// Benes_8p
module Benes_8p (input wire [2:0] mp0, mp1, mp2, mp3, mp4, mp5, mp6, mp7,
    input clk,
    output reg [19:0] state
);
Settings: LEC_CHECK=0, CAP_MARGIN=5, CORE_MARGIN=2, CORE_UTILIZATION=40, CTS_CLUSTER_DIAMETER=105, CTS_CLUSTER_SIZE=12, HOLD_SLACK_MARGIN=0.08, PLACE_DENSITY_LB_ADDON=0.04, SLEW_MARGIN=25; clock period 1.96 ns.
run.sh (not shown) runs the stock make flow with config.mk's settings and CLKGATE_MAP_FILE=.
Edit:
==> flow/config.mk (replaced) <==
export PLATFORM = sky130hd
export DESIGN_NAME = Benes_8p
export DESIGN_NICKNAME = Benes_8p
export VERILOG_FILES = /design/flow/design.v
export SDC_FILE = /design/flow/constraint.sdc
export NUM_CORES = 4
export LEC_CHECK = 0
export CAP_MARGIN = 20
export CORE_MARGIN = 2
export CORE_UTILIZATION = 17
export SLEW_MARGIN = 20
==> flow/constraint.sdc (replaced) <==
create_clock -name core_clock -period 2.33 [get_ports {clk}]
set_input_delay 0.4660 -clock core_clock [delete_from_list [all_inputs] [get_ports {clk}]]
set_output_delay 0.4660 -clock core_clock [all_outputs]
set_load 0.01 [all_outputs]
Result: The new run ran to the end with no violations. Via count went down by about 0.7%. Final cell count rises by about 30%. Global-route usage goes down by 11 points. Power falls by about 12%.
Edit:
--- a/flow/config.mk
+++ b/flow/config.mk
@@ -9,3 +9,5 @@
 export CORE_MARGIN = 2
-export CORE_UTILIZATION = 17
+export CORE_UTILIZATION = 58
+export SETUP_SLACK_MARGIN = 0.07
 export SLEW_MARGIN = 20
+export TNS_END_PERCENT = 5
==> flow/constraint.sdc (replaced) <==
create_clock -name core_clock -period 1.32 [get_ports {clk}]
set_input_delay 0.2640 -clock core_clock [delete_from_list [all_inputs] [get_ports {clk}]]
set_output_delay 0.2640 -clock core_clock [all_outputs]
set_load 0.01 [all_outputs]
Result:
- The new run ran to the end with violations: negative setup slack
- utilization came out higher by 61 points
- cell count came out lower by 17%
- sequential power is higher by 73%
Edit:
--- a/flow/config.mk
+++ b/flow/config.mk
@@ -9,5 +9,4 @@
 export CORE_MARGIN = 2
-export CORE_UTILIZATION = 58
-export SETUP_SLACK_MARGIN = 0.07
+export CORE_UTILIZATION = 72
+export CTS_CLUSTER_DIAMETER = 315
 export SLEW_MARGIN = 20
-export TNS_END_PERCENT = 5
==> flow/constraint.sdc (replaced) <==
create_clock -name core_clock -period 0.844 [get_ports {clk}]
set_input_delay 0.1688 -clock core_clock [delete_from_list [all_inputs] [get_ports {clk}]]
set_output_delay 0.1688 -clock core_clock [all_outputs]
set_load 0.01 [all_outputs]
Result: With this change the flow stopped in 4_1_cts. Die area falls by 19%. Synthesized area is unchanged. Synthesized cell count stays the same.
Edit:
--- a/flow/config.mk
+++ b/flow/config.mk
@@ -10,3 +10,5 @@
 export CORE_UTILIZATION = 72
-export CTS_CLUSTER_DIAMETER = 315
+export CTS_CLUSTER_SIZE = 31
+export HOLD_SLACK_MARGIN = 0.28
+export SETUP_SLACK_MARGIN = 0.51
 export SLEW_MARGIN = 20
==> flow/constraint.sdc (replaced) <==
create_clock -name core_clock -period 1.78 [get_ports {clk}]
set_input_delay 0.3560 -clock core_clock [delete_from_list [all_inputs] [get_ports {clk}]]
set_output_delay 0.3560 -clock core_clock [all_outputs]
set_load 0.01 [all_outputs]
Outcome: The changed run did not get past 4_1_cts, error DPL-0033; synthesized area is unchanged; synthesized cell count stays the same; die area stays the same.
Edit:
--- a/flow/config.mk
+++ b/flow/config.mk
@@ -7,2 +7,3 @@
 export LEC_CHECK = 0
+export ABC_AREA = 0
 export CAP_MARGIN = 20
@@ -10,5 +11,6 @@
 export CORE_UTILIZATION = 72
-export CTS_CLUSTER_SIZE = 31
-export HOLD_SLACK_MARGIN = 0.28
-export SETUP_SLACK_MARGIN = 0.51
+export CTS_CLUSTER_DIAMETER = 378
+export CTS_CLUSTER_SIZE = 34
+export MAX_ROUTING_LAYER = met4
+export PLACE_DENSITY_LB_ADDON = 0.25
 export SLEW_MARGIN = 20
==> flow/constraint.sdc (replaced) <==
create_clock -name core_clock -period 1.92 [get_ports {clk}]
set_input_delay 0.3840 -clock core_clock [delete_from_list [all_inputs] [get_ports {clk}]]
set_output_delay 0.3840 -clock core_clock [all_outputs]
set_load 0.01 [all_outputs]
What happened: With this change the flow completed and failed the layout checks on negative setup slack; die size stays the same; area after synthesis stays the same; synthesized cell count does not change.

== build 21 ==
Benes_8p again, from the RTL that the note above started with.
Design Benes_8p, start of the top module:
module Benes_8p (input wire [2:0] mp0, mp1, mp2, mp3, mp4, mp5, mp6, mp7,
    input clk,
    output reg [19:0] state
);
    wire [2:0] nb0, nb1, nb2, nb3, nb4, nb5, nb6, nb7;
    wire [2:0]  mn0, mn1, mn2, mn3, mn4, mn5, mn6, mn7;
    MN_Serials m1(.mp0(mp0),
    .mp1(mp1),
    .mp2(mp2),
    .mp3(mp3),
    .mp4(mp4),
    .mp5(mp5),
    .mp6(mp6),
    .mp7(mp7),
    .mn0(mn0),
    .mn1(mn1),
    .mn2(mn2),
    .mn3(mn3),
    .mn4(mn4),
    .mn5(mn5),
    .mn6(mn6),
    .mn7(mn7)
    );
    NB_Series m2(.mp0(MP_1[0]),
    .mp1(MP_1[1]),
    .mp2(MP_1[2]),
    .mp3(MP_1[3]),
    .mp4(MP_1[4]),
    .mp5(MP_1[5]),
    .mp6(MP_1[6]),
    .mp7(MP_1[7]),
    .mn0(MN_1[0]),
    .mn1(MN_1[1]),
    .mn2(MN_1[2]),
    .mn3(MN_1[3]),
    .mn4(MN_1[4]),
    .mn5(MN_1[5]),
    .mn6(MN_1[6]),
    .mn7(MN_1[7]),
    .nb0(nb0),
    .nb1(nb1),
    .nb2(nb2),
    .nb3(nb3),
    .nb4(nb4),
    .nb5(nb5),
    .nb6(nb6),
    .nb7(nb7)
    );
    wire [2:0] mp [0:7];
    integer i, j, m;
    reg [2:0] MP_1 [0:7];
    reg [2:0] MN_1 [0:7];
    reg [2:0] MP_2 [0:7];
    reg [2:0] NB_2 [0:7];
    reg [3:0] CI_2;
    reg [2:0] MP_3 [0:7];
    reg [2:0] NB_3 [0:7];
    reg [3:0] CI_3;
    wire [2:0] P_NEXT_3_W;
    reg [2:0] P_NEXT_3;
    reg [3:0] COVER_TBL_3;
    assign P_NEXT_3_W = (NB_2[1] == 3'b000) ? 3'b010 : NB_2[1];
    wire [3:0] MASK_3_2, MASK_3;
    wire [1:0] MIN_PORT_3_W; 
    assign MASK_3_2 = 4'b0001;
    decoder2to4 d3(.in(P_NEXT_3_W[2:1]),
    .out(MASK_3)
    );
    Priority_4_Encoder p3(.in1(COVER_TBL_3),
    .value(MIN_PORT_3_W)
    );
    reg [2:0] MP_4 [0:7];
    reg [2:0] NB_4 [0:7];
    reg [3:0] CI_4;
    wire [2:0] P_NEXT_4_W, P_NEXT_4_W1;
    reg [2:0] P_NEXT_4;
    reg [3:0] COVER_TBL_4;
    assign P_NEXT_4_W = NB_3[{P_NEXT_3[2:1], ~P_NEXT_3[0]}];
    assign P_NEXT_4_W1 = (COVER_TBL_3[P_NEXT_4_W[2:1]] == 0) ? P_NEXT_4_W: {MIN_PORT_3_W,1'b0} ;
    wire [3:0] MASK_4;
    wire [1:0] MIN_PORT_4_W;
    decoder2to4 d4(.in(P_NEXT_4_W1[2:1]),
    .out(MASK_4)
    );
    Priority_4_Encoder p4(.in1(COVER_TBL_4),
    .value(MIN_PORT_4_W)
    );
    reg [2:0] P_NEXT_5;
    reg [3:0] CI_5;
    reg [2:0] MP_5 [0:7];
    wire [2:0] P_NEXT_5_W, P_NEXT_5_W1;
    assign P_NEXT_5_W = NB_4[{P_NEXT_4[2:1], ~P_NEXT_4[0]}];
  ...
clock: 1.37 ns
lec_check: 0
abc_area: 0
cap_margin: 20
core_margin: 2
core_utilization: 72
cts_cluster_diameter: 378
cts_cluster_size: 34
max_routing_layer: met4
place_density_lb_addon: 0.25
setup_slack_margin: 0.41
slew_margin: 20
Status: build 21 FAILED at clock tree synthesis (tool error)
Input-level comparison between build 87 and build 21:
Settings: a change of SETUP_SLACK_MARGIN from 0.41 to 0.15; a deleted CTS_CLUSTER_SIZE that had been 34; a deleted CTS_CLUSTER_DIAMETER that had been 378; a deleted MAX_ROUTING_LAYER that had been met4; a change of CORE_UTILIZATION from 72 to 60; a deleted PLACE_DENSITY_LB_ADDON that had been 0.25; a deleted ABC_AREA that had been 0; a change of the clock period (ns, I/O delays scaled along) from 1.37 to 0.727.
[summary]
- Build 87 did not make it past global routing, where a tool error ended it.
- Looking only at cell total after placement, and setting everything else aside, the higher value of build 21 and build 87 goes to build 87.
- Re global placement routability congestion: build 21 was higher than build 87.
- Cell area after synthesis delta (build 21 -> build 87): insignificant
diff inputs: build 87 => build 38
Settings: swapping 0.15 for 0.51 in SETUP_SLACK_MARGIN; swapping 60 for 66 in CORE_UTILIZATION; swapping 0.727 for 1.84 in the clock period (ns, I/O delays scaled along).
## What came out
- Status build 38: flow complete, layout not clean - setup timing
- When build 38 is set beside build 87, its final weighted congestion of routability-driven global placement turns out to be 0.018 larger.
- Horizontal die dimension: build 87 and build 38 compared, higher one is build 87
- Build 38 -> build 87: area after synthesis delta 0, exact match
- Re net count entering floorplan: no difference whatsoever between build 87 and build 38.
- The lower total placed cells including tap cells came out of build 38.
- Changes observed in build 38 relative to build 87: placeable core area moved down, die area has decreased.
No activity file was given, so power comes from the tool's default toggle rates.
